### design/flow/design.v
`timescale 1ns / 1ps
module abs_diff_7(
    input [7:0] x,
    input [7:0] y,
    output [7:0] absdiff
    );
	 assign absdiff = (x>y) ? x-y : y-x;
endmodule
`timescale 1ns / 1ps
module abs_diff_9(
    input [9:0] x,
    input [9:0] y,
    output [9:0] absdiff
    );
	 assign absdiff = (x>y) ? x-y : y-x;
endmodule
`timescale 1ns / 1ps
module abs_val_8
    (input signed [8:0] v,
     output wire [7:0] absv);
     assign absv = (v[8] == 1) ? ((~v)+1) : v;
endmodule
`timescale 1ns / 1ps
module quadrant(
    input signed [8:0] x,
    input signed [8:0] y,
    output [1:0] q
    );
	 wire [1:0] x_p;
	 wire [1:0] x_n;
	 assign x_p = (y >= 0) ? 0 : 3;
	 assign x_n = (y >= 0) ? 1 : 2;
	 assign q = (x >= 0) ? x_p : x_n;
endmodule
`timescale 1ns / 1ps
module polar_to_cartesian
    (input [11:0] r_theta,  
     output reg signed [8:0] x_value,  
     output reg signed [8:0] y_value);
	parameter POS = 9'sb0_0000_0001;
	parameter NEG = 9'sb1_1111_1111;
   parameter ZERO = 9'sb0_0000_0000;
   wire [31:0] rsin_15deg;  
   wire [31:0] rsin_30deg;  
   wire [31:0] rsin_45deg;  
   wire [31:0] rsin_60deg;  
   wire [31:0] rsin_75deg;  
   assign rsin_15deg = (r_theta[7:0]*66) >> 8;  
   assign rsin_30deg = r_theta[7:0] >> 2;  
   assign rsin_45deg = (r_theta[7:0]*181) >> 8;             
   assign rsin_60deg = (r_theta[7:0]*222) >> 8;  
   assign rsin_75deg = (r_theta[7:0]*247) >> 8;
   always @(*) begin
      case (r_theta[11:8])
         4'h1: begin  
            x_value = POS*rsin_75deg[7:0]; 
            y_value = POS*rsin_15deg[7:0];
         end
         4'h2: begin  
            x_value = POS*rsin_60deg[7:0]; 
            y_value = POS*rsin_30deg[7:0];
         end
         4'h3: begin  
            x_value = POS*rsin_45deg[7:0]; 
            y_value = POS*rsin_45deg[7:0];
         end
         4'h4: begin  
            x_value = POS*rsin_30deg[7:0]; 
            y_value = POS*rsin_60deg[7:0];
         end
         4'h5: begin  
            x_value = POS*rsin_15deg[7:0]; 
            y_value = POS*rsin_75deg[7:0];
         end
         4'h6: begin  
            x_value = POS*ZERO; 
            y_value = POS*r_theta[7:0];
         end
         4'h7: begin  
            x_value = NEG*rsin_15deg[7:0]; 
            y_value = POS*rsin_75deg[7:0];
         end
         4'h8: begin  
            x_value = NEG*rsin_30deg[7:0]; 
            y_value = POS*rsin_60deg[7:0];
         end
         4'h9: begin  
            x_value = NEG*rsin_45deg[7:0]; 
            y_value = POS*rsin_45deg[7:0];
         end
         4'hA: begin  
            x_value = NEG*rsin_60deg[7:0]; 
            y_value = POS*rsin_30deg[7:0];
         end
         4'hB: begin  
            x_value = NEG*rsin_75deg[7:0]; 
            y_value = POS*rsin_15deg[7:0];
         end
         4'hC: begin  
            x_value = NEG*r_theta[7:0]; 
            y_value = ZERO;
         end
         default: begin  
            x_value = POS*r_theta[7:0]; 
            y_value = ZERO;
         end
      endcase
   end
endmodule
`timescale 1ns / 1ps
module calc_abs7rtan_00_75_15
    (input [7:0] r,
     output wire [7:0] abs7rtan_15,
     output wire [7:0] abs7rtan_30,
     output wire [7:0] abs7rtan_45,
     output wire [9:0] abs7rtan_60,
     output wire [9:0] abs7rtan_75);
		wire signed [31:0] rtan_15deg;  
		wire signed [31:0] rtan_30deg;  
		wire signed [31:0] rtan_60deg;  
		wire signed [31:0] rtan_75deg;  
		assign rtan_15deg = (r*16'sh0225) >>> 11;
		assign rtan_30deg = (r*16'sh024f) >>> 10;
		assign rtan_60deg = (r*16'sh0DDB) >>> 11;
		assign rtan_75deg = (r*16'sh1DDB) >>> 11;
		assign abs7rtan_15 = rtan_15deg[7:0];
		assign abs7rtan_30 = rtan_30deg[7:0];
		assign abs7rtan_45 = r;
		assign abs7rtan_60 = rtan_60deg[9:0];
		assign abs7rtan_75 = rtan_75deg[9:0];
endmodule
`timescale 1ns / 1ps
module find_min_5_vals_cascading(
    input [7:0] input1,
    input [7:0] input2,
    input [7:0] input3,
    input [7:0] input4,
    input [7:0] input5,
    output [2:0] output_index
    );
	wire comp1_2;
	wire comp2_3;
	wire comp3_4;
	wire comp4_5;
	assign comp1_2 = input1 >= input2;
	assign comp2_3 = input2 >= input3;
	assign comp3_4 = input3 >= input4;
	assign comp4_5 = input4 >= input5;
	wire is1;
	wire is5;
	wire is2;
	wire is4;
	assign is1 = ((!comp1_2) & (!comp2_3) & (!comp3_4) & (!comp4_5));
	assign is5 = (comp1_2 & comp2_3 & comp3_4 & comp4_5);
	assign is2 = ((!is1) & (!is5) & (!comp2_3) & (!comp3_4));
	assign is4 = ((!is1) & (!is5) & (comp2_3) & (comp3_4));
	assign output_index = is1 ? 3'h1 : (is5 ? 3'h5 : (is2 ? 3'h2 : (is4 ? 3'h4 : 3'h3)));
endmodule
`timescale 1ns / 1ps
module calc_r_y_theta(
   input [7:0] y,
   input [7:0] x,  
   input [3:0] theta,
   output reg [7:0] r);
   wire [31:0] r_15deg;  
   wire [31:0] r_30deg;  
   wire [31:0] r_45deg;  
   wire [31:0] r_60deg;  
   wire [31:0] r_75deg;  
   assign r_15deg = (y*989) >> 10;
   assign r_30deg = y >> 9;
   assign r_45deg = (y*362) >> 10;
   assign r_60deg = (y*296) >> 10;
   assign r_75deg = (y*265) >> 10;
   always @(*) begin
      case(theta)
         1: r = r_15deg[7:0];
         2: r = r_30deg[7:0];
         3: r = r_45deg[7:0];
         4: r = r_60deg[7:0];
         5: r = r_75deg[7:0];
         6: r = y;  
         default: r = x;  
      endcase
   end
endmodule
`timescale 1ns / 1ps
module orientation_math
    (input [11:0] r_theta_original,  
     input [11:0] r_theta_final,  
     input clock,
     input enable,
     input reset,
     output reg done,
     output reg [4:0] orientation);
	parameter DEG360 = 5'h18;
	parameter DEG180 = 5'h0C;
	parameter ERROR_FACTOR = 4;
	reg [3:0] state;
	parameter IDLE 			 	= 4'h0;
	parameter SHORTCUT_TEST		= 4'h1;
	parameter SHORTCUT_TEST_2	= 4'h2;
	parameter PTC					= 4'h3;
	parameter DELTAS				= 4'h4;
	parameter ABS_DELTA_QUAD 	= 4'h5;
	parameter DX_TAN				= 4'h6;
	parameter ABS_DIFF			= 4'h7;
	parameter BASE_ANGLE_CALC	= 4'h8;
	parameter CALC_ORIENTATION	= 4'h9;
	parameter REPORT			 	= 4'hF;
	reg [4:0] original_base_angle;
	reg [4:0] shortcut_quadrant_adjust;
	reg signed [8:0] x_original;
	reg signed [8:0] y_original;
	reg signed [8:0] x_final;
	reg signed [8:0] y_final;
	wire signed [8:0] x_original_t;
	wire signed [8:0] y_original_t;
	wire signed [8:0] x_final_t;
	wire signed [8:0] y_final_t;
	polar_to_cartesian ptc_original (.r_theta(r_theta_original),.x_value(x_original_t),.y_value(y_original_t));
	polar_to_cartesian ptc_final (.r_theta(r_theta_final),.x_value(x_final_t),.y_value(y_final_t));
	reg signed [8:0] delta_y;
	reg signed [8:0] delta_x;
	wire [7:0] abs_delta_x_t;
	wire [7:0] abs_delta_y_t;
	reg [7:0] abs_delta_x;
	reg [7:0] abs_delta_y;
	reg [1:0] quadrant;
	wire [1:0] quadrant_t;
	abs_val_8 absx (.v(delta_x),.absv(abs_delta_x_t));
	abs_val_8 absy (.v(delta_y),.absv(abs_delta_y_t));
	quadrant q1 (.x(delta_x),.y(delta_y),.q(quadrant_t));
	reg [7:0] abs_dx_tan15;
	reg [7:0] abs_dx_tan30;
	reg [7:0] abs_dx_tan45;
	reg [9:0] abs_dx_tan60;
	reg [9:0] abs_dx_tan75;
	wire [7:0] abs_dx_tan15_t;
	wire [7:0] abs_dx_tan30_t;
	wire [7:0] abs_dx_tan45_t;
	wire [9:0] abs_dx_tan60_t;
	wire [9:0] abs_dx_tan75_t;
	calc_abs7rtan_00_75_15 abstan(.r(abs_delta_x),.abs7rtan_15(abs_dx_tan15_t),
											 .abs7rtan_30(abs_dx_tan30_t),.abs7rtan_45(abs_dx_tan45_t),
											 .abs7rtan_60(abs_dx_tan60_t),.abs7rtan_75(abs_dx_tan75_t));
	reg [7:0] diff_15;
	reg [7:0] diff_30;
	reg [7:0] diff_45;
	reg [7:0] diff_60;
	reg [7:0] diff_75;
	wire [7:0] diff_15_t;
	wire [7:0] diff_30_t;
	wire [7:0] diff_45_t;
	wire [9:0] diff_60_t;
	wire [9:0] diff_75_t;
	abs_diff_7 abdiff15 (.y(abs_delta_y),.x(abs_dx_tan15),.absdiff(diff_15_t));
	abs_diff_7 abdiff30 (.y(abs_delta_y),.x(abs_dx_tan30),.absdiff(diff_30_t));
	abs_diff_7 abdiff45 (.y(abs_delta_y),.x(abs_dx_tan45),.absdiff(diff_45_t));
	abs_diff_9 abdiff60 (.y({2'b00,abs_delta_y}),.x(abs_dx_tan60),.absdiff(diff_60_t));
	abs_diff_9 abdiff75 (.y({2'b00,abs_delta_y}),.x(abs_dx_tan75),.absdiff(diff_75_t));
	reg [2:0] base_angle;
	wire [2:0] base_angle_t;
	find_min_5_vals_cascading min5( 	.input1(diff_15),.input2(diff_30),
												.input3(diff_45),.input4(diff_60),
												.input5(diff_75),.output_index(base_angle_t));
   always @(posedge clock) begin
      if (reset) begin
         state <= IDLE;
         done <= 0;
			orientation <= 5'h00;
      end
      else begin
         case(state)
				SHORTCUT_TEST: begin
					if (r_theta_original[11:8] == r_theta_final[11:8]) begin
						original_base_angle <= {1'b0,r_theta_original[11:8]};
						shortcut_quadrant_adjust <= (r_theta_final[7:0] >= r_theta_original[7:0]) ? 0 : 12;
						state <= SHORTCUT_TEST_2;
					end
					else begin
						state <= PTC;
					end
				end
				SHORTCUT_TEST_2: begin
					orientation <= original_base_angle + shortcut_quadrant_adjust;
					state <= REPORT;
				end
				PTC: begin
					x_original <= x_original_t;
					y_original <= y_original_t;
					x_final <= x_final_t;
					y_final <= y_final_t;
					state <= DELTAS;
				end
				DELTAS: begin
					delta_x <= x_final - x_original;
					delta_y <= y_final - y_original;
					state <= ABS_DELTA_QUAD;
				end
				ABS_DELTA_QUAD: begin
					abs_delta_x <= abs_delta_x_t;
					abs_delta_y <= abs_delta_y_t;
					quadrant <= quadrant_t;
					state <= DX_TAN;
				end
				DX_TAN: begin
					if (abs_delta_y <= ERROR_FACTOR) begin
						orientation <= 0 + (delta_x < 0 ? 12 : 0);
						state <= REPORT;
					end
					else if (abs_delta_x <= ERROR_FACTOR) begin
						orientation <= 6 + (delta_y < 0 ? 12 : 0);
						state <= REPORT;
					end
					else begin
						abs_dx_tan15 <= abs_dx_tan15_t;
						abs_dx_tan30 <= abs_dx_tan30_t;
						abs_dx_tan45 <= abs_dx_tan45_t;
						abs_dx_tan60 <= abs_dx_tan60_t;
						abs_dx_tan75 <= abs_dx_tan75_t;
						state <= ABS_DIFF;
					end
				end
				ABS_DIFF: begin
					diff_15 <= diff_15_t;
					diff_30 <= diff_30_t;
					diff_45 <= diff_45_t;
					diff_60 <= diff_60_t > 8'hFF ? 8'hFE : diff_60_t[7:0];  
					diff_75 <= diff_75_t > 8'hFF ? 8'hFF : diff_75_t[7:0];
					state <= BASE_ANGLE_CALC;
   			end
				BASE_ANGLE_CALC: begin
					base_angle <= base_angle_t;
					state <= CALC_ORIENTATION;
				end
				CALC_ORIENTATION: begin
					case(quadrant)
						1: orientation <= (DEG180 - base_angle);  
						2: orientation <= (DEG180 + base_angle);  
						3: orientation <= (DEG360 - base_angle);  
						default: orientation <= base_angle;  
					endcase
					state <= REPORT;
				end
				REPORT: begin
					done <= 1;
					state <= IDLE;
					if (orientation >= DEG360) begin
						orientation <= orientation - DEG360;
					end
				end
				default: begin
					if (enable) begin
						state <= SHORTCUT_TEST;
						done <= 0;
					end
				end
			endcase
		end
	end
endmodule
`timescale 1ns / 1ps
module path_math
    (input [11:0] location,  
     input [11:0] target,  
     input [4:0] current_orientation,  
     input clock,
     input enable,
     input reset,
     output reg done,
	  output reg [4:0] needed_orientation,  
     output reg [11:0] move_command);  
	parameter DEG360 = 5'h18;
	parameter DEG180 = 5'h0C;
	reg [3:0] state;
	parameter IDLE 			 			= 4'h0;
	parameter NEEDED_ORIENTATION_1	= 4'h1;
	parameter ONE_CYCLE_DELAY_1		= 4'h2;
	parameter NEEDED_ORIENTATION_2	= 4'h3;
	parameter ONE_CYCLE_DELAY_2		= 4'h4;
	parameter PTC_AND_ANGLE 			= 4'h5;
	parameter DELTAS						= 4'h6;
	parameter ABS_DELTA_QUAD 			= 4'h7;
   parameter ORIENT_BASE_ANGLE		= 4'h8;
	parameter ABS_DY_DIV_SIN			= 4'h9;
	parameter REPORT			 			= 4'hF;
	reg orientation_helper_enable;
   wire [4:0] orientation_t;
	wire orientation_done;
   orientation_math om (.r_theta_original(location),.r_theta_final(target),.orientation(orientation_t),
                        .enable(orientation_helper_enable),.done(orientation_done),.reset(reset),.clock(clock));
   reg [4:0] angle;
	reg signed [8:0] x_location;
	reg signed [8:0] y_location;
	reg signed [8:0] x_target;
	reg signed [8:0] y_target;
	wire signed [8:0] x_location_t;
	wire signed [8:0] y_location_t;
	wire signed [8:0] x_target_t;
	wire signed [8:0] y_target_t;
	polar_to_cartesian ptc_original (.r_theta(location),.x_value(x_location_t),.y_value(y_location_t));
	polar_to_cartesian ptc_final (.r_theta(target),.x_value(x_target_t),.y_value(y_target_t));
	reg signed [8:0] delta_y;
	reg signed [8:0] delta_x;
	wire [7:0] abs_delta_x_t;
	wire [7:0] abs_delta_y_t;
	reg [7:0] abs_delta_x;
	reg [7:0] abs_delta_y;
	reg [1:0] quadrant;
	wire [1:0] quadrant_t;
	abs_val_8 absx (.v(delta_x),.absv(abs_delta_x_t));
	abs_val_8 absy (.v(delta_y),.absv(abs_delta_y_t));
	quadrant q1 (.x(delta_x),.y(delta_y),.q(quadrant_t));
	reg [2:0] base_angle;
	reg [6:0] distance;
   wire [7:0] distance_t;
	calc_r_y_theta calcr (.y(abs_delta_y),.x(abs_delta_x),.theta(base_angle),.r(distance_t));
	always @(posedge clock) begin
      if (reset) begin
         state <= IDLE;
         done <= 0;
			angle <= 0;
         x_location <= 0;
         y_location <= 0;
         x_target <= 0;
         y_target <= 0;
         delta_x <= 0;
         delta_y <= 0;
         abs_delta_x <= 0;
         abs_delta_y <= 0;
         quadrant <= 0;
         base_angle <= 0;
         distance <= 0;
         move_command <= 0;
			orientation_helper_enable <= 0;
			needed_orientation <= 0;
      end
      else begin
         case(state)
				NEEDED_ORIENTATION_1: begin
					orientation_helper_enable <= 1;
					state <= ONE_CYCLE_DELAY_1;
				end
				ONE_CYCLE_DELAY_1: state <= NEEDED_ORIENTATION_2;
				NEEDED_ORIENTATION_2: begin
					orientation_helper_enable <= 0;
					if (orientation_done) begin
						needed_orientation <= orientation_t;
						state <= ONE_CYCLE_DELAY_2;
					end
				end
				ONE_CYCLE_DELAY_2: state <= PTC_AND_ANGLE;
				PTC_AND_ANGLE: begin
               angle <= needed_orientation - current_orientation + ((current_orientation > needed_orientation) ? DEG360 : 0);
					x_location <= x_location_t;
					y_location <= y_location_t;
					x_target <= x_target_t;
					y_target <= y_target_t;
					state <= DELTAS;
				end
				DELTAS: begin
					delta_x <= x_target - x_location;
					delta_y <= y_target - y_location;
					state <= ABS_DELTA_QUAD;
				end
				ABS_DELTA_QUAD: begin
					abs_delta_x <= abs_delta_x_t;
					abs_delta_y <= abs_delta_y_t;
					quadrant <= quadrant_t;
					state <= ORIENT_BASE_ANGLE;
				end
				ORIENT_BASE_ANGLE: begin
               case (quadrant)
                  1: base_angle <= (DEG180 - needed_orientation);
                  2: base_angle <= (needed_orientation - DEG180);
                  3: base_angle <= (DEG360 - needed_orientation);
                  default: base_angle <= needed_orientation[3:0];
               endcase
               state <= ABS_DY_DIV_SIN;
				end
				ABS_DY_DIV_SIN: begin
					distance <= distance_t[6:0];
					state <= REPORT;
				end
				REPORT: begin
					done <= 1;
					state <= IDLE;
					move_command <= {angle,distance};
				end
				default: begin
					if (enable) begin
						state <= NEEDED_ORIENTATION_1;
						done <= 0;
						orientation_helper_enable <= 0;
						needed_orientation <= 0;
					end
				end
			endcase
		end
	end
endmodule
### design/flow/run.sh
#!/bin/bash
# the make line also repeats each setting of config.mk as NAME=value (left out here)
make -C /OpenROAD-flow-scripts/flow DESIGN_CONFIG=/design/flow/config.mk WORK_HOME=/design/flow/orfs CLKGATE_MAP_FILE= finish
### design/flow/config.mk
export PLATFORM = sky130hd
export DESIGN_NAME = path_math
export DESIGN_NICKNAME = path_math
export VERILOG_FILES = /design/flow/design.v
export SDC_FILE = /design/flow/constraint.sdc
export NUM_CORES = 4
export LEC_CHECK = 0
export CAP_MARGIN = 20
export CORE_MARGIN = 2
export CORE_UTILIZATION = 65
export SLEW_MARGIN = 20
### design/flow/constraint.sdc
create_clock -name core_clock -period 9.3 [get_ports {clock}]
set_input_delay 1.8600 -clock core_clock [delete_from_list [all_inputs] [get_ports {clock}]]
set_output_delay 1.8600 -clock core_clock [all_outputs]
set_load 0.01 [all_outputs]
==> run summary, run 1 <==
From the run reports.

- The flow ran to the end and the layout has no timing, DRC or antenna violations.
- The via density per instance reads 5.65.
- The final-report setup violation count reads 0.
- The worst setup path startpoint is target[0].
- After synthesis the cells add up to 40800 um^2.
- The launch point of the worst min-delay path is recorded as state[0]$_DFF_P_.
- Setup slack on the critical path of the routed design comes to 184 ps.
- The max-capacitance violation count reads 0.
- Of the total synthesized cell area, the portion taken by full adders, half adders and majority gates is 41.8%.
- The number of enable flip-flop cells is 157.
- The Yosys chip area is 40800 um^2.
- The routed wirelength normalized by instance count is 18.1 um.
- The post-synthesis cell type with the largest instance count is inv_1.
- The overflow left after global routing reads 0.
- Among the non-sequential cells, adder cells take the most area.
- After layout, the setup clock skew is reported as 10.6 ps.
- The number of remaining DRC errors is 0.
- The area fraction in and, or, nand and nor cells is 9.19%.
- The post-synthesis register bit count reads 291.
- For this design, Yosys synthesis ends with a cell count of 4378.
- The remaining antenna violation count after routing reads 0.
- The final HPWL from detailed placement reads 84300 um.
- The worst-case clock buffer depth is 3.
- The number of levels in the clock H-tree is 1.
- The number of buffer and inverter instances along the worst setup path is 6.
- The via count of the first global-routing pass reads 31661.
- The final setup TNS reads 0 ps.
- The die height reads 255 um.
- The clock latency at the later pin of the worst-skew pair reads 580 ps.
- The number of clock sinks seen by CTS reads 291.
- The synthesized area divided by synthesized cell count is 9.32 um^2.
- The pre-CTS setup check shows a worst slack of -904 ps.
- The count of antenna diodes in the layout is 0.
- Entering global routing, the biggest net connects 53 pins.
- By count the netlist is led by inv_1 (887), ha_1 (783), fa_1 (363), nor2_1 (253), xnor2_1 (214).
- The data required time at the worst endpoint is 9770 ps.
- The largest delay contributor family on the critical path reads adder cells.
- The worst-case reg-to-reg path depth reads 15.
- The nature of the critical path endpoint is a register.
- The number of placement rows reads 91.
- The post-synthesis async set-or-reset flop share reads 0%.
- The final-stage net count reads 5911.
- Summed over its instances, the top area cell type makes up 24.0% of the synthesized netlist area.
- The tally of unique sky130hd cells used after synthesis is 90.
- The delay of the slowest cell on the worst path reads 540 ps.
- Per the synth stats, the flop cell with the highest instance count is edfxtp_1.
- The path type of the worst setup path is in -> reg.
- The number of instances in the synthesized netlist is 4378.
- The worst hold-check path type is reg -> reg.
- The CTS tree is yes.
- The synthesized design spends more area on one cell type than any other, namely ha_1.
- The final-report hold violation count reads 0.
- Summing over the stages, the warning tally comes to 99.
- The end point of the worst hold path is state[0]$_DFF_P_.
- For this block, the via count after detailed routing is 31592.
- The iteration tally of the first detailed-router pass reads 7.
- The final estimated routing congestion in global placement reads 1.01.
- Hold timing on the final database bottoms out at a slack of 457 ps.
- The final non-filler cell area reads 46400 um^2.
- The final clock period utilization by the worst path is 98.0%.
- The reg-to-reg critical path endpoint reads distance[6]$_SDFFE_PP0P_.
- The horizontal extent of the die reads 255 um.
- Per the detailed placement report, the placed cell area equals 44700 um^2.
- The hold-critical path depth reads 2.
- In this run, the synthesized area fraction spent on xor and xnor cells is recorded as 6.76%.
- Per the OpenROAD floorplan log, the area of the die is 64800 um^2.
- The area added between synthesis and finish is 13.7%.
- The count of buffers added on input and output ports is 49.
- The first-iteration detailed-routing DRC count is 1981.
- The final critical path time including I/O delays and setup is 9120 ps.
- The minimum setup slack among reg-to-reg paths is 3690 ps.
- Sorting the synthesized cells by area gives the leading types as ha_1 (24%), fa_1 (18%), edfxtp_1 (12%).
- Fill cells in the final layout number 4608.
- The final tally of max-slew violations reads 0.
- The first-pass GRT wire length reads 163000 um.
- The floorplan-stage core utilization is 65.9%.
- The area fraction in mux cells reads 1.98%.
- The register clock-pin slew on the reported worst setup and hold paths reads 60 ps.
- The biggest fanout along the worst timing path is 5.
- The fraction of the mapped netlist area in compound gates is 13.2%.
- The source of the worst register-to-register timing path is abs_delta_y[6]$_SDFFE_PP0P_.
- The slowest library cell on the worst path reads fa_1.
- The I/O pin total reads 50.
- The relative slew slack is 30.8%.
- In this design, the critical path's most frequently occurring cell is fa_1.
- The maximum clock frequency is 110 MHz.
- After detailed routing, the total wire length is 101000 um.
- The placeable core region is 61900 um^2.
- Synthesis produced a netlist with a net count of 5556.
- The clock root buffer is clkbuf_16.
- The sequential share of the synthesized area reads 18.1%.
- The nature of the critical path startpoint is a primary input.
- The number of CTS-inserted buffers is 30.
- The transition at the pin with the smallest max-transition slack reads 1030 ps.
- The capturing instance or port of the critical path is x_target[8]$_SDFFE_PP0P_.
- The synthesis log from Yosys contains 5 warnings.
- The critical path data arrival time reads 9590 ps.
- The number of antenna violations at the first check in global routing reads 0.
- The total number of cells along the worst setup path reads 31.
- The total track usage reads 31.5%.
final cells by class:
cell class	count	area (um^2)	share of cell area (%)
Timing Repair Buffer	406	3230	6.96
Clock buffer	46	906	1.95
Sequential cell	291	7400	16.0
Tap cell	837	1050	2.26
Multi-Input combinational cell	3116	30300	65.4
Inverter	888	3330	7.19
Clock inverter	10	131	0.283
per-layer routing:
layer | share of wire, % | vias to the layer above | GRT usage (%)
met3 | 5.2 | 211 | 3.11
met1 | 45 | 15102 | 43.1
met2 | 47 | 858 | 53.3
li1 | - | 15421 | -
met4 | 3.1 | 0 | 9.04
met5 | 0 | - | 0
what timing repair did:
| action | 4_1_cts | 5_1_grt |
|---|---|---|
| pin swaps | 16 | 70 |
| setup endpoints to repair | 16 | 18 |
| gates resized | 26 | 104 |
| hold buffers | 0 | 0 |
| buffers inserted | 3 | 11 |
metrics by stage:
stage | std cells | utilization (%)
2_1_floorplan | 4378 | -
3_3_place_gp | 5523 | 72.2
3_5_place_dp | 5523 | 72.2
4_1_cts | 5582 | 74.0
5_1_grt | 5594 | 74.9
6_report | 5594 | 74.9
==> run 2, diff against run 1 <==
Settings changed: CTS_CLUSTER_SIZE set to 36, SETUP_SLACK_MARGIN set to 2.18.
Clock period 9.3 ns to 11.0 ns, I/O delays scaled along.
==> run 2 against run 1 <==
Still clean on timing, DRC and antenna. Non-clock buffer count down 169. Sequential cell count unchanged. Wire length up 1.0%. Clock-buffer cell count down 6. Synthesized area unchanged. Highest routed layer unchanged.
==> run summary, run 2 <==
From the run reports.

- The nature of the critical path endpoint is a register.
- The I/O pin total is 50 (unchanged).
- The number of instances in the synthesized netlist reads 4378 (unchanged).
- The CTS tree reads yes.
- The number of levels in the clock H-tree is 1 (unchanged).
- The number of fill cells reads 4625 (+0.37%).
- The post-synthesis async set-or-reset flop share is 0% (unchanged).
- The number of enable flip-flop cells reads 157 (unchanged).
- The horizontal extent of the die reads 255 um (unchanged).
- The clock latency at the later pin of the worst-skew pair is 590 ps (about the same).
- Looking at the gate-level netlist, the highest instance count belongs to inv_1.
- The worst hold path belongs to the class reg -> reg.
- The total number of cells along the worst setup path is 33 (+6.5%).
- The final critical path time including I/O delays and setup is 9380 ps.
- The worst setup path startpoint reads location[1].
- The first-pass GRT wire length is 164000 um (+0.89%).
- The number of CTS-inserted buffers is 30 (unchanged).
- The worst-case reg-to-reg path depth came to 17 (+2).
- The hold-critical path depth is 1 (-1).
- The area fraction in mux cells is 1.98% (unchanged).
- The area fraction in and, or, nand and nor cells reads 9.19% (unchanged).
- The capturing instance or port of the critical path reads om.x_original[7]$_DFFE_PP_.
- The post-route non-filler standard cell count reads 5425 (-3.0%).
- By count the netlist is led by inv_1 (887), ha_1 (783), fa_1 (363), nor2_1 (253), xnor2_1 (214).
- The number of cells in the yosys synthesis report reads 4378 (unchanged).
- The final-report hold violation count is 0 (unchanged).
- The dominant kind of combinational cell reads adder cells.
- The overflow left after global routing is 0 (unchanged).
- For the worst reg-to-reg path, the endpoint reported by OpenROAD is om.abs_dx_tan60[8]$_DFFE_PP_.
- The worst-case clock buffer depth is 3 (unchanged).
- The area added between synthesis and finish is 13.4%.
- The via count came to 31227 (-1.2%).
- The worst clock skew on the final layout was 24.8 ps (+14.1 ps).
- The routed wire length was 102000 um (+1.0%).
- The final worst hold slack reads 457 ps (-0.757 ps).
- The standard cell area after detailed placement reads 43000 um^2 (-3.8%).
- The total instance count after detailed placement is 5251 (-4.9%).
- The adder-cell share of the synthesized area is 41.8% (unchanged).
- In the synthesized netlist the dominant register cell turns out to be edfxtp_1.
- The largest delay contributor family on the critical path reads adder cells.
- The number of remaining DRC errors is 0 (unchanged).
- The synthesized area divided by synthesized cell count is 9.32 um^2 (unchanged).
- The number of warning messages in the logs is 100 (+1.0%).
- The transition at the pin with the smallest max-transition slack came to 1040 ps (+12.2 ps).
- The final setup TNS was 0 ps (unchanged).
- The final HPWL from detailed placement came to 81700 um (-3.1%).
- The slowest stage of the critical path is the fa_1 cell.
- The iteration tally of the first detailed-router pass is 6 (-1).
- The remaining antenna violation count after routing is 0 (unchanged).
- The biggest fanout along the worst timing path is 3 (-2).
- The total track usage reads 31.9% (+0.39 points).
- The routed wirelength normalized by instance count is 18.8 um (+4.2%).
- Clock tree synthesis selected as its root buffer the cell clkbuf_16.
- The critical path data arrival time is 9720 ps (+130 ps).
- The final estimated routing congestion in global placement is 1.01 (+0.24%).
- The first-iteration detailed-routing DRC count is 2431 (+23%).
- The count of antenna diodes in the layout is 0 (unchanged).
- The pre-CTS worst setup slack is 359 ps (+1260 ps).
- The number of input and output port buffers inserted is 49 (unchanged).
- The run finished with no timing, DRC or antenna violations.
- The number of buffer and inverter instances along the worst setup path was 8 (+2).
- The fraction of the mapped netlist area in compound gates reads 13.2% (unchanged).
- Setup repair after global routing could not meet its margin everywhere.
- The sequential share of the synthesized area reads 18.1% (unchanged).
- Per STA, the library cell used most along the worst path is fa_1.
- The final clock period utilization by the worst path is 85.3% (-13 points).
- The final-stage net count is 5742 (-2.9%).
- The post-synthesis register bit count reads 291 (unchanged).
- The number of synthesis warnings is 5 (unchanged).
- The total die size is 64800 um^2 (unchanged).
- The hold path startpoint reads state[2]$_DFF_P_.
- The number of placement rows came to 91 (unchanged).
- The final-report setup violation count is 0 (unchanged).
- By area the synthesized netlist is led by ha_1 (24%), fa_1 (18%), edfxtp_1 (12%).
- The delay of the slowest cell on the worst path is 580 ps (+40 ps).
- The number of clock sinks seen by CTS was 291 (unchanged).
- The share of the synthesized netlist area taken by xor and xnor gates reads 6.76% (unchanged).
- The max-capacitance violation count came to 0 (unchanged).
- The Yosys chip area was 40800 um^2 (unchanged).
- In this run the critical register-to-register path is launched from om.abs_delta_x[6]$_DFFE_PP_.
- The die height is 255 um (unchanged).
- The via density per instance reads 5.76 (+1.9%).
- The area of the multi-input gates reads 31400 um^2 (+3.4%).
- The synthesized design spends more area on one cell type than any other, namely ha_1.
- The worst hold path terminates at state[7]$_DFF_P_.
- The floorplan-stage core utilization reads 65.9% (unchanged).
- The final worst slack reads 1620 ps (+1430 ps).
- The tally of unique sky130hd cells used after synthesis came to 90 (unchanged).
- The maximum clock frequency reads 107 MHz.
- The net count after synthesis reads 5556 (unchanged).
- The register clock-pin slew on the reported worst setup and hold paths was 70 ps (about the same).
- The minimum setup slack among reg-to-reg paths is 5540 ps (+1850 ps).
- The footprint of the flip-flops and latches reads 7400 um^2 (about the same).
- The final non-filler cell area reads 46300 um^2 (-0.22%).
- The data required time at the worst endpoint reads 11330 ps (+1560 ps).
- The nature of the critical path startpoint reads a primary input.
- The top cell type's share of synthesized area is 24.0% (unchanged).
- The pin count of the biggest net entering global routing reads 66 (+25%).
- The relative slew slack is 30.8% (about the same).
- The final design utilization is 74.7% (-0.16 points).
- The path type of the worst setup path reads in -> reg.
- The final tally of max-slew violations is 0 (unchanged).
- The number of antenna violations at the first check in global routing reads 2 (+2).
- The area of the mapped netlist is 40800 um^2 (unchanged).
- The placeable core region is 61900 um^2 (unchanged).
- The number of buffers added to fix hold violations after cts is 0 (unchanged).
- The via count of the first global-routing pass is 31258 (-1.3%).
## run 2: cell type report
type | count | share of cell area [%]
multi-input cells | 3116 | 67.8
flip-flops and latches | 291 | 16.0
inverters | 888 | 7.23
repair buffers | 237 | 4.41
well taps | 837 | 2.26
clock buffers | 40 | 1.86
clock inverters | 16 | 0.460
## run 2: metal layers
| layer | wire [um] | part of all wire [%] | up-vias | GRT usage (%) |
|---|---|---|---|---|
| li1 | - | - | 15095 | - |
| met1 | 44700 | 44 | 14911 | 43.4 |
| met2 | 48000 | 47 | 984 | 53.9 |
| met3 | 5760 | 5.6 | 237 | 3.03 |
| met4 | 3670 | 3.6 | 0 | 10.3 |
| met5 | 0 | 0 | - | 0 |
## run 2: timing repair
item                       in CTS  in global routing
buffers inserted               93                 24
gates resized                 245                 79
pin swaps                     149                 76
setup endpoints to repair      24                 22
==> run 3, diff against run 2 <==
Settings changed: CTS_CLUSTER_SIZE 36 to unset, SETUP_SLACK_MARGIN 2.18 to unset.
Clock period 11.0 ns to 11.4 ns, I/O delays scaled along.
==> run 3 against run 2 <==
Still clean. Non-clock buffer count down 117. Global-route usage down 1.2 points. Design area is 5.6% lower. Die size stayed put. Sequential cell count is the same. Register-to-register slack better by 410 ps. Clock skew fell by 12 ps. Worst hold slack improved by 10 ps. Largest cell class unchanged.
==> run summary, run 3 <==
From the run reports.

- The final setup TNS is 0 ps (unchanged).
- The final tally of max-slew violations was 0 (unchanged).
- The pin count of the biggest net entering global routing reads 48 (-27%).
- The number of clock sinks seen by CTS is 291 (unchanged).
- The number of instances in the synthesized netlist is 4378 (unchanged).
- The remaining antenna violation count after routing is 0 (unchanged).
- The capturing instance or port of the critical path is om.x_original[7]$_DFFE_PP_.
- Timing would allow up to 93.7 MHz.
- The number of fill cells is 5048 (+9.1%).
- The critical path data arrival time came to 11000 ps (+1280 ps).
- The overflow left after global routing reads 0 (unchanged).
- The most prevalent standard cell on the critical path is fa_1.
- The source of the worst register-to-register timing path reads om.abs_delta_x[7]$_DFFE_PP_.
- The floorplan-stage core utilization came to 65.9% (unchanged).
- The top cell type's share of synthesized area came to 24.0% (unchanged).
- The critical path is of the in -> reg type.
- The iteration tally of the first detailed-router pass is 6 (unchanged).
- The clock latency at the later pin of the worst-skew pair is 580 ps (about the same).
- The worst setup path is launched from a primary input.
- The nature of the critical path endpoint reads a register.
- The register clock-pin slew on the reported worst setup and hold paths is 60 ps (about the same).
- The synthesized area divided by synthesized cell count was 9.32 um^2 (unchanged).
- The post-synthesis async set-or-reset flop share reads 0% (unchanged).
- The post-CTS resize count came to 0 (-100%).
- The number of enable flip-flop cells was 157 (unchanged).
- The number of antenna violations at the first check in global routing reads 0 (-2).
- The number of synthesis warnings is 5 (unchanged).
- In this run the worst setup path begins at location[2].
- The area of the multi-input gates was 29800 um^2 (-5.1%).
- The number of buffers added to fix hold violations after cts is 0 (unchanged).
- The area of the mapped netlist was 40800 um^2 (unchanged).
- The worst-case clock buffer depth reads 3 (unchanged).
- The post-synthesis register bit count is 291 (unchanged).
- The final-report setup violation count reads 0 (unchanged).
- The first-pass GRT wire length came to 158000 um (-3.8%).
- The die height reads 255 um (unchanged).
- The slowest library cell on the worst path is fa_1.
- The adder-cell share of the synthesized area reads 41.8% (unchanged).
- The area fraction in and, or, nand and nor cells reads 9.19% (unchanged).
- The final worst slack reads 727 ps (-889 ps).
- The dominant kind of combinational cell reads adder cells.
- The CTS tree is yes.
- The number of warning messages in the logs reads 97 (-3.0%).
- The area fraction in mux cells is 1.98% (unchanged).
- The Yosys chip area is 40800 um^2 (unchanged).
- The via count of the first global-routing pass is 30063 (-3.8%).
- The first-iteration detailed-routing DRC count reads 2110 (-13%).
- The timing report attributes the biggest portion of critical-path delay to adder cells.
- The final HPWL from detailed placement reads 81200 um (-0.55%).
- The tally of unique sky130hd cells used after synthesis is 90 (unchanged).
- The via count reads 30444 (-2.5%).
- The hold-critical path depth came to 2 (+1).
- The final clock period utilization by the worst path is 93.6% (+8.3 points).
- The total die size is 64800 um^2 (unchanged).
- The pre-CTS worst setup slack is 249 ps (-110 ps).
- The final estimated routing congestion in global placement reads 1.01 (about the same).
- The relative slew slack reads 29.7% (-1.0 points).
- The data required time at the worst endpoint reads 11720 ps (+390 ps).
- The total number of cells along the worst setup path is 31 (-6.1%).
- The area added between synthesis and finish is 7.06%.
- The placeable core region reads 61900 um^2 (unchanged).
- The final-stage net count is 5625 (-2.0%).
- The number of buffer and inverter instances along the worst setup path is 6 (-2).
- The final critical path time including I/O delays and setup reads 10670 ps.
- The routed wire length reads 97200 um (-4.9%).
- The routed wirelength normalized by instance count was 18.3 um (-2.8%).
- After synthesis, the cell types taking the most area are ha_1 (24%), fa_1 (18%), edfxtp_1 (12%).
- Summed over all instances, the cell type with the most area after synthesis is ha_1.
- The reg-to-reg critical path endpoint reads om.abs_dx_tan60[8]$_DFFE_PP_.
- The run finished with no timing, DRC or antenna violations.
- The minimum setup slack among reg-to-reg paths is 5950 ps (+410 ps).
- Setup repair after global routing left no endpoint under its margin.
- The buffers inserted during post-CTS setup optimization reads 0 (-100%).
- The post-synthesis cell type with the largest instance count reads inv_1.
- The sequential share of the synthesized area is 18.1% (unchanged).
- The via density per instance is 5.74 (-0.36%).
- The net count after synthesis is 5556 (unchanged).
- The worst clock skew on the final layout is 12.5 ps (-12.2 ps).
- The number of placement rows is 91 (unchanged).
- The horizontal extent of the die is 255 um (unchanged).
- The transition at the pin with the smallest max-transition slack reads 1050 ps (+14.8 ps).
- The fraction of the mapped netlist area in compound gates is 13.2% (unchanged).
- The number of cells in the yosys synthesis report is 4378 (unchanged).
- The final-report hold violation count is 0 (unchanged).
- The worst hold path begins at y_location[2]$_SDFFE_PP0P_.
- The footprint of the flip-flops and latches reads 7400 um^2 (unchanged).
- The share of the synthesized netlist area taken by xor and xnor gates reads 6.76% (unchanged).
- Sorting the synthesized cells by how often they occur yields inv_1 (887), ha_1 (783), fa_1 (363), nor2_1 (253), xnor2_1 (214).
- The clock root buffer reads clkbuf_16.
- The end point of the worst hold path is y_location[2]$_SDFFE_PP0P_.
- The total track usage came to 30.7% (-1.2 points).
- The number of levels in the clock H-tree came to 1 (unchanged).
- The max-capacitance violation count reads 0 (unchanged).
- The worst-case reg-to-reg path depth reads 17 (unchanged).
- The number of CTS-inserted buffers reads 30 (unchanged).
- The number of remaining DRC errors is 0 (unchanged).
- The worst hold-check path type is reg -> reg.
- The number of input and output port buffers inserted is 49 (unchanged).
- The I/O pin total is 50 (unchanged).
- The biggest fanout along the worst timing path reads 6 (+3).
- The top flip-flop cell by instance count after synthesis is edfxtp_1.
- The delay of the slowest cell on the worst path is 620 ps (+40 ps).
run 3: layer usage:
layer / global-route usage (%) / wire, um / up-vias
met2: 51.5 / 45200 / 866
met1: 42.2 / 43500 / 14522
li1: - / - / 14846
met5: 0 / 0 / -
met3: 3.36 / 5410 / 210
met4: 8.62 / 3080 / 0
run 3: cell type report:
type,count,share of cell area [%]
Tap cell,837,2.40
Clock inverter,17,0.510
Multi-Input combinational cell,3116,68.2
Inverter,888,7.63
Timing Repair Buffer,120,2.37
Sequential cell,291,16.9
Clock buffer,38,2.00
Antenna cell,1,0.00573
run 3: per-stage QoR:
step / std cells / hold WS (ps) / area (um^2) / util (%)
floorplan: 4378 / 426 / 40800 / -
global placement: 5251 / 441 / 42600 / 68.7
detailed placement: 5251 / 451 / 42600 / 68.7
CTS: 5306 / 459 / 43700 / 70.5
global route: 5307 / 482 / 43700 / 70.5
finish: 5308 / 467 / 43700 / 70.5
==> run 4, diff against run 3 <==
Settings changed: CAP_MARGIN 20 to 5, CORE_UTILIZATION 65 to 72, CTS_CLUSTER_SIZE set to 58, MAX_ROUTING_LAYER set to met4, SLEW_MARGIN 20 to 40.
Clock period 11.4 ns to 7.36 ns, I/O delays scaled along.
==> run 4 against run 3 <==
The layout now fails its checks (negative setup slack). Non-clock buffer count is 473 higher. Design area up 14%. Register-to-register slack got worse by 4300 ps. First-iteration DRC count rose by 100%. Global-route usage rose by 13 points. Largest cell class unchanged.
==> run summary, run 4 <==
From the run reports.

- The worst setup path startpoint is target[0].
- The pin count of the biggest net entering global routing is 70 (+46%).
- The number of remaining DRC errors is 0 (unchanged).
- Among all cell types in the netlist, the one instantiated most often is inv_1.
- The relative slew slack came to 36.1% (+6.4 points).
- The net count after synthesis is 5556 (unchanged).
- The hold-critical path depth was 1 (-1).
- The slowest library cell on the worst path is fa_1.
- The via count of the first global-routing pass came to 37862 (+26%).
- The number of warning messages in the logs is 100 (+3.1%).
- The placeable core region is 56200 um^2 (-9.3%).
- The share of the synthesized netlist area taken by xor and xnor gates is 6.76% (unchanged).
- The number of buffers added to fix hold violations after cts reads 0 (unchanged).
- The post-synthesis register bit count reads 291 (unchanged).
- The minimum setup slack among reg-to-reg paths is 1640 ps (-4310 ps).
- The worst clock skew on the final layout is 21.4 ps (+8.87 ps).
- The area fraction in and, or, nand and nor cells came to 9.19% (unchanged).
- The tally of unique sky130hd cells used after synthesis is 90 (unchanged).
- The number of cells in the yosys synthesis report was 4378 (unchanged).
- The area added between synthesis and finish is 21.5%.
- The number of enable flip-flop cells is 157 (unchanged).
- The final non-filler cell area is 49600 um^2 (+14%).
- The first-iteration detailed-routing DRC count reads 4227 (+100%).
- The iteration tally of the first detailed-router pass is 9 (+3).
- The max-capacitance violation count reads 0 (unchanged).
- The synthesis run shows the most used standard cells to be inv_1 (887), ha_1 (783), fa_1 (363), nor2_1 (253), xnor2_1 (214).
- The Yosys chip area is 40800 um^2 (unchanged).
- The post-synthesis async set-or-reset flop share was 0% (unchanged).
- The reg-to-reg critical path endpoint is om.abs_dx_tan60[8]$_DFFE_PP_.
- The I/O pin total is 50 (unchanged).
- The synthesis report lists the most area-consuming cells as ha_1 (24%), fa_1 (18%), edfxtp_1 (12%).
- The number of instances in the synthesized netlist is 4378 (unchanged).
- The number of fill cells was 2617 (-48%).
- The number of antenna violations at the first check in global routing is 9 (+9).
- The number of clock sinks seen by CTS is 291 (unchanged).
- The top flip-flop cell by instance count after synthesis reads edfxtp_1.
- The final critical path time including I/O delays and setup reads 9510 ps.
- The sequential share of the synthesized area is 18.1% (unchanged).
- The flow ran to the end, but the layout failed its checks.
- The routed wirelength normalized by instance count is 24.1 um (+32%).
- The dominant kind of combinational cell reads adder cells.
- The area of the mapped netlist is 40800 um^2 (unchanged).
- The nature of the critical path startpoint reads a primary input.
- The first-pass GRT wire length is 197000 um (+25%).
- The data required time at the worst endpoint reads 7830 ps (-3890 ps).
- The synthesized area divided by synthesized cell count was 9.32 um^2 (unchanged).
- The path type of the worst setup path is in -> reg.
- The number of buffer and inverter instances along the worst setup path came to 11 (+5).
- The routed wire length reads 137000 um (+41%).
- For hold timing, the worst endpoint is state[7]$_DFF_P_.
- The critical path data arrival time is 9990 ps (-1010 ps).
- The cell family contributing the most delay on the critical path is adder cells.
- The number of levels in the clock H-tree reads 1 (unchanged).
- The nature of the critical path endpoint reads a register.
- The die height reads 242 um (-4.9%).
- The standard cell area after detailed placement is 46000 um^2 (+8.0%).
- The overflow left after global routing reads 0 (unchanged).
- The worst-case reg-to-reg path depth was 17 (unchanged).
- The delay of the slowest cell on the worst path is 750 ps (+130 ps).
- The transition at the pin with the smallest max-transition slack is 952 ps (-100 ps).
- The capturing instance or port of the critical path reads x_target[8]$_SDFFE_PP0P_.
- The biggest fanout along the worst timing path is 5 (-1).
- The remaining antenna violation count after routing reads 0 (unchanged).
- The adder-cell share of the synthesized area is 41.8% (unchanged).
- The number of synthesis warnings reads 5 (unchanged).
- The final design utilization was 88.3% (+18 points).
- The top cell type's share of synthesized area is 24.0% (unchanged).
- The source of the worst register-to-register timing path is om.abs_delta_x[7]$_DFFE_PP_.
- In this run the layout check failures are negative setup slack.
- The final worst slack is -2150 ps (-2880 ps).
- The total number of cells along the worst setup path is 35 (+13%).
- The clock latency at the later pin of the worst-skew pair is 580 ps (about the same).
- The worst hold-check path type is reg -> reg.
- The tree is rooted in a clkbuf_16.
- The register clock-pin slew on the reported worst setup and hold paths reads 60 ps (about the same).
- Setup repair after global routing could not meet its margin everywhere.
- The total track usage is 43.5% (+13 points).
- The area fraction in mux cells reads 1.98% (unchanged).
- The area of the multi-input gates is 32000 um^2 (+7.5%).
- The via density per instance is 6.43 (+12%).
- The final HPWL from detailed placement is 90500 um (+11%).
- The footprint of the flip-flops and latches reads 7400 um^2 (about the same).
- The number of placement rows is 87 (-4.4%).
- The number of input and output port buffers inserted was 49 (unchanged).
- The CTS tree is yes.
- The final clock period utilization by the worst path is 129% (+36 points).
- The final worst hold slack reads 457 ps (-9.28 ps).
- The final-report hold violation count is 0 (unchanged).
- The fraction of the mapped netlist area in compound gates reads 13.2% (unchanged).
- The floorplan-stage core utilization was 72.7% (+6.8 points).
- The final estimated routing congestion in global placement is 1.03 (+1.8%).
- The final tally of max-slew violations came to 0 (unchanged).
- The maximum clock frequency is 105 MHz.
- The worst-case clock buffer depth reads 3 (unchanged).
- The final-report setup violation count reads 28 (+28).
- The horizontal extent of the die came to 242 um (-4.9%).
- The via count is 36693 (+21%).
- The number of CTS-inserted buffers reads 30 (unchanged).
- The final-stage net count reads 6098 (+8.4%).
- The total die size reads 58600 um^2 (-9.6%).
- The hold path startpoint reads state[2]$_DFF_P_.
- The cell type with the highest aggregate area in the netlist is ha_1.
[run 4: what timing repair did]
action                     CTS  global route
setup endpoints to repair   27            25
resized                    291           148
pin swaps                  191           160
buffers inserted            70            38
cloned                       0             0
[run 4: metal layers]
| layer | vias to the layer above | wire [um] | global-route usage, % |
|---|---|---|---|
| met5 | - | 0 | - |
| met4 | 0 | 13100 | 27.3 |
| met3 | 1130 | 15000 | 7.09 |
| met2 | 2557 | 61700 | 71.7 |
| met1 | 17208 | 47600 | 49.8 |
| li1 | 15798 | - | - |
[run 4: layout make-up]
| cell class | count | area share, % |
|---|---|---|
| multi-input cells | 3116 | 64.5 |
| flip-flops and latches | 291 | 14.9 |
| repair buffers | 593 | 9.70 |
| inverters | 888 | 6.77 |
| well taps | 756 | 1.91 |
| clock buffers | 43 | 1.87 |
| clock inverters | 12 | 0.250 |
| diodes | 8 | 0.0404 |
[run 4: per-stage QoR]
step	instances	TNS [ps]	setup slack, ps
final	5707	-33150	-2150
after global placement	5553	-47360	-2260
after global routing	5707	-33290	-2110
after floorplan	4378	-16290	-1310
after detailed placement	5556	-51420	-2450
after CTS	5678	-18540	-1270
==> run 5, diff against run 4 <==
Settings changed: ABC_AREA set to 1, CAP_MARGIN 5 to 20, CELL_PAD_IN_SITES_DETAIL_PLACEMENT set to 2, CELL_PAD_IN_SITES_GLOBAL_PLACEMENT set to 3, CORE_MARGIN 2 to 10, CORE_UTILIZATION 72 to 33, CTS_CLUSTER_SIZE 58 to 16, GPL_TIMING_DRIVEN set to 0, HOLD_SLACK_MARGIN set to 0.06, SLEW_MARGIN 40 to 20, TNS_END_PERCENT set to 30.
Clock period 7.36 ns to 12.0 ns, I/O delays scaled along.
==> run 5 against run 4 <==
Now clean on timing, DRC and antenna. Cell count is 31% higher. Worst hold slack better by 3.0 ps. Clock skew is 0.85 ps higher. Largest cell class unchanged.
==> run summary, run 5 <==
From the run reports.

- The number of buffer and inverter instances along the worst setup path came to 10 (-1).
- The final-stage net count reads 6884 (+13%).
- The met3 capacity usage during global routing came to 1.82% (-5.3 points).
- The number of levels in the clock H-tree is 2 (+1).
- The floorplan-stage core utilization is 33.2% (-39 points).
- The number of cells in the yosys synthesis report is 5616 (+28%).
- The worst clock skew on the final layout reads 22.3 ps (+0.853 ps).
- The adder-cell share of the synthesized area reads 39.1% (-2.7 points).
- The hold path startpoint reads om.delta_x[0]$_DFFE_PP_.
- The number of remaining DRC errors reads 0 (unchanged).
- The number of fill cells is 15394 (+490%).
- The worst setup path startpoint is target[4].
- The final design utilization reads 36.2% (-52 points).
- The nature of the critical path endpoint is a register.
- The met1 track demand over resource in global routing is 27.1% (-23 points).
- The post-synthesis register bit count is 291 (unchanged).
- The max-capacitance violation count was 0 (unchanged).
- The number of input and output port buffers inserted reads 47 (-4.1%).
- Ranked by instance count, the synthesized netlist is headed by inv_1 (1323), nand2_1 (955), ha_1 (783), fa_1 (363), a21oi_1 (345).
- The cell type with the highest aggregate area in the netlist reads ha_1.
- The area of the mapped netlist was 43600 um^2 (+6.9%).
- The clock root buffer is clkbuf_16.
- The register clock-pin slew on the reported worst setup and hold paths is 60 ps (about the same).
- The area fraction in and, or, nand and nor cells reads 17.9% (+8.7 points).
- The flow ran to the end and the layout has no timing, DRC or antenna violations.
- The final-report setup violation count reads 0 (-100%).
- The share of the synthesized netlist area taken by xor and xnor gates reads 3.77% (-3.0 points).
- The placeable core region was 131000 um^2 (+130%).
- The iteration tally of the first detailed-router pass is 5 (-4).
- The synthesized area divided by synthesized cell count is 7.77 um^2 (-17%).
- The total number of cells along the worst setup path reads 30 (-14%).
- Compared with the post-synthesis result, the final layout area differs by 9.25%.
- The minimum setup slack among reg-to-reg paths was 6660 ps (+5020 ps).
- The reg-to-reg critical path endpoint is distance[2]$_SDFFE_PP0P_.
- The clock latency at the later pin of the worst-skew pair came to 570 ps (about the same).
- The area fraction in mux cells reads 0.0689% (-1.9 points).
- The number of CTS-inserted buffers came to 36 (+20%).
- The pin count of the biggest net entering global routing was 31 (-56%).
- The via density per instance reads 4.91 (-24%).
- Post-synth the commonest register cell is edfxtp_1.
- The source of the worst register-to-register timing path reads abs_delta_y[6]$_SDFFE_PP0P_.
- Setup repair after global routing left no endpoint under its margin.
- The hold-critical path depth came to 0 (-1).
- The transition at the pin with the smallest max-transition slack reads 1180 ps (+229 ps).
- The number of enable flip-flop cells reads 157 (unchanged).
- The Yosys chip area reads 43600 um^2 (+6.9%).
- The final clock period utilization by the worst path came to 96.1% (-33 points).
- The delay of the slowest cell on the worst path reads 1110 ps (+360 ps).
- The number of warning messages in the logs is 97 (-3.0%).
- The tally of unique sky130hd cells used after synthesis came to 70 (-22%).
- The dominant kind of combinational cell reads adder cells.
- The critical path data arrival time is 11820 ps (+1830 ps).
- The largest delay contributor family on the critical path is adder cells.
- The number of clock sinks seen by CTS reads 291 (unchanged).
- The first-iteration detailed-routing DRC count is 1307 (-69%).
- The via count is 36754 (+0.17%).
- The fraction of the mapped netlist area in compound gates is 10.1% (-3.0 points).
- The worst-case reg-to-reg path depth is 17 (unchanged).
- The path type of the worst setup path reads in -> reg.
- The net count after synthesis was 6794 (+22%).
- The biggest fanout along the worst timing path is 13 (+8).
- The worst-case clock buffer depth reads 3 (unchanged).
- The first-pass GRT wire length is 236000 um (+20%).
- The relative slew slack reads 20.4% (-16 points).
- The path class of the tightest hold or removal check is reg -> reg.
- The final worst hold slack is 460 ps (+2.97 ps).
- The top cell type's share of synthesized area is 22.5% (-1.5 points).
- The CTS tree reads yes.
- The number of synthesis warnings is 5 (unchanged).
- The capturing instance or port of the critical path is om.x_final[5]$_DFFE_PP_.
- The post-synthesis async set-or-reset flop share reads 0% (unchanged).
- The via count of the first global-routing pass reads 40430 (+6.8%).
- The total track usage reads 21.0% (-23 points).
- The routed wirelength normalized by instance count is 20.2 um (-16%).
- The nature of the critical path startpoint is a primary input.
- The final-report hold violation count reads 0 (unchanged).
- Ranked by total cell area, the synthesized netlist is headed by ha_1 (22%), fa_1 (17%), inv_1 (11%).
- The post-synthesis cell type with the largest instance count is inv_1.
- The most prevalent standard cell on the critical path reads inv_1.
- The final tally of max-slew violations is 0 (unchanged).
- The final critical path time including I/O delays and setup is 11530 ps.
- The busiest layer in global routing reads met2.
- The number of antenna violations at the first check in global routing reads 7 (-2).
- The I/O pin total came to 50 (unchanged).
- The slowest library cell on the worst path reads fa_1.
- The maximum clock frequency reads 86.7 MHz.
- The number of instances in the synthesized netlist came to 5616 (+28%).
- The overflow left after global routing is 0 (unchanged).
- The die height is 384 um (+58%).
- The worst hold path terminates at om.abs_delta_x[0]$_DFFE_PP_.
- The number of placement rows reads 133 (+53%).
- The data required time at the worst endpoint is 12290 ps (+4460 ps).
- The sequential share of the synthesized area reads 17.0% (-1.2 points).
- The remaining antenna violation count after routing is 0 (unchanged).
- The final HPWL from detailed placement was 133000 um (+47%).
- The final estimated routing congestion in global placement is 0.876 (-15%).
- The horizontal extent of the die reads 384 um (+58%).
- The routed wire length is 151000 um (+10%).
- The global-route track usage on met2 reads 35.9% (-36 points).
- The total die size reads 147000 um^2 (+150%).
run 5: stage by stage:
| stage | instance area [um^2] | TNS, ps | instances | setup WS (ps) |
|---|---|---|---|---|
| 2_1_floorplan | 43600 | 0 | 5616 | 2570 |
| 3_3_place_gp | 46300 | -519 | 7418 | -155 |
| 3_5_place_dp | 46400 | -540 | 7423 | -317 |
| 4_1_cts | 47600 | 0 | 7489 | 252 |
| 5_1_grt | 47600 | 0 | 7492 | 48.5 |
| 6_report | 47600 | 0 | 7493 | 466 |
run 5: layout make-up:
cell class | instances | area (um^2) | share of cell area (%)
buffer | 59 | 275 | 0.578
timing repair buffer | 52 | 548 | 1.15
clock buffer | 47 | 1010 | 2.13
multi-input combinational | 3935 | 31000 | 65.0
sequential | 291 | 7400 | 15.5
tap | 1755 | 2200 | 4.61
antenna | 4 | 10.0 | 0.0210
clock inverter | 19 | 224 | 0.470
inverter | 1331 | 5000 | 10.5
run 5: per-layer routing:
metal / share of wire, % / wire, um
met3: 2.3 / 3550
met4: 1.9 / 2900
met2: 49 / 73500
met1: 47 / 71500
met5: 0 / 0
run 5: repair_timing:
item                       CTS  global route
setup buffers                0             0
gates resized                0             3
hold buffers                 0             0
hold endpoints to repair     0             0
setup endpoints to repair    0             1
==> run 6, diff against run 5 <==
Settings changed: ABC_AREA 1 to unset, CAP_MARGIN 20 to 15, CELL_PAD_IN_SITES_DETAIL_PLACEMENT 2 to unset, CELL_PAD_IN_SITES_GLOBAL_PLACEMENT 3 to unset, CORE_MARGIN 10 to 2, CORE_UTILIZATION 33 to 72, CTS_CLUSTER_SIZE 16 to unset, GPL_TIMING_DRIVEN 0 to unset, HOLD_SLACK_MARGIN 0.06 to unset, MAX_ROUTING_LAYER met4 to unset, SETUP_SLACK_MARGIN set to 0.56, TNS_END_PERCENT 30 to unset.
Clock period 12.0 ns to 8.87 ns, I/O delays scaled along.
==> run 6 against run 5 <==
The layout now fails its checks (negative setup slack). Register-to-register slack got worse by 3400 ps. Die size decreased by 60%. Clock skew decreased by 8.5 ps. Critical endpoint is now x_target[8]$_SDFFE_PP0P_.
==> run summary, run 6 <==
From the run reports.

- The minimum setup slack among reg-to-reg paths is 3240 ps (-3420 ps).
- The routed wirelength normalized by instance count is 22.9 um (+13%).
- The met2 wire length reads 60600 um (-18%).
- The final-report setup violation count reads 12 (+12).
- The total die size is 58600 um^2 (-60%).
- The first-iteration detailed-routing DRC count reads 3548 (+170%).
- The run finished, with violations left.
- The area fraction in and, or, nand and nor cells reads 9.19% (-8.7 points).
- The iteration tally of the first detailed-router pass reads 6 (+1).
- In this design, the largest share of critical-path delay is due to adder cells.
- The via density per instance reads 6.30 (+28%).
- Looking at the clock tree report, the root buffer type is clkbuf_16.
- The relative slew slack is 25.8% (+5.4 points).
- The worst setup path startpoint reads target[5].
- The number of warning messages in the logs is 100 (+3.1%).
- The tally of unique sky130hd cells used after synthesis is 90 (+29%).
- The post-synthesis async set-or-reset flop share is 0% (unchanged).
- The number of cells in the yosys synthesis report was 4378 (-22%).
- The hold path startpoint reads state[2]$_DFF_P_.
- The I/O pin total is 50 (unchanged).
- The overflow left after global routing is 0 (unchanged).
- The total instance count after detailed placement came to 5483 (-26%).
- The placeable core region is 56200 um^2 (-57%).
- The count of antenna diodes in the layout is 0 (-4).
- The first-pass GRT wire length is 187000 um (-21%).
- The fraction of the mapped netlist area in compound gates is 13.2% (+3.0 points).
- The worst hold-check path type reads reg -> reg.
- The clock latency at the later pin of the worst-skew pair reads 580 ps (about the same).
- The floorplan-stage core utilization was 72.7% (+39 points).
- The area added between synthesis and finish is 19.5%.
- The final estimated routing congestion in global placement was 0.995 (+14%).
- The pre-CTS worst setup slack came to -1200 ps (-878 ps).
- The number of placement rows is 87 (-35%).
- The routed length on met1 was 47100 um (-34%).
- The routed wire length is 128000 um (-15%).
- The number of antenna violations at the first check in global routing is 1 (-6).
- The data required time at the worst endpoint is 9330 ps (-2960 ps).
- The pin count of the biggest net entering global routing reads 58 (+87%).
- The total number of cells along the worst setup path was 33 (+10%).
- The register clock-pin slew on the reported worst setup and hold paths is 60 ps (about the same).
- The run did not pass the layout checks because of negative setup slack.
- The number of levels in the clock H-tree was 1 (-1).
- The worst-case reg-to-reg path depth was 17 (unchanged).
- The via count of the first global-routing pass is 36050 (-11%).
- The number of synthesis warnings is 5 (unchanged).
- The number of enable flip-flop cells reads 157 (unchanged).
- The critical path data arrival time reads 9660 ps (-2160 ps).
- The total track usage reads 39.7% (+19 points).
- The final-report hold violation count reads 0 (unchanged).
- The final worst slack is -326 ps (-792 ps).
- Looking at the reg2reg group, the worst path starts from om.abs_delta_x[6]$_DFFE_PP_.
- The slowest library cell on the worst path reads fa_1.
- The top cell type's share of synthesized area came to 24.0% (+1.5 points).
- Looking at area per cell type in the netlist, the leader is ha_1.
- After detailed routing, no signal wire sits above met4.
- The transition at the pin with the smallest max-transition slack is 1110 ps (-70.2 ps).
- The max-capacitance violation count is 0 (unchanged).
- The end point of the worst hold path is state[7]$_DFF_P_.
- The reg-to-reg critical path endpoint reads om.abs_dx_tan60[8]$_DFFE_PP_.
- The net count after synthesis reads 5556 (-18%).
- The biggest fanout along the worst timing path reads 5 (-8).
==> run 6: layout make-up <==
class	count	area, um^2	area share (%)
Clock inverter	19	216	0.444
Timing Repair Buffer	514	4180	8.56
Multi-Input combinational cell	3116	31900	65.4
Inverter	888	3350	6.87
Sequential cell	291	7400	15.2
Tap cell	756	946	1.94
Clock buffer	35	788	1.62
==> run 6: repair_timing <==
action,4_1_cts,5_1_grt
setup buffers,53,28
endpoints found under the setup margin,24,22
hold endpoints to repair,0,0
resized,267,159
pin swaps,173,124
==> run 6: per-layer routing <==
metal / vias up / GRT usage (%)
li1: 15645 / -
met1: 16930 / 48.3
met2: 2063 / 69.7
met3: 777 / 5.01
met4: 0 / 19.6
met5: - / 0
==> run 6: per-stage QoR <==
step | util, % | area, um^2
4_1_cts | 84.9 | 47700
2_1_floorplan | - | 41200
3_5_place_dp | 80.6 | 45300
5_1_grt | 86.9 | 48800
3_3_place_gp | 80.6 | 45300
6_report | 86.9 | 48800
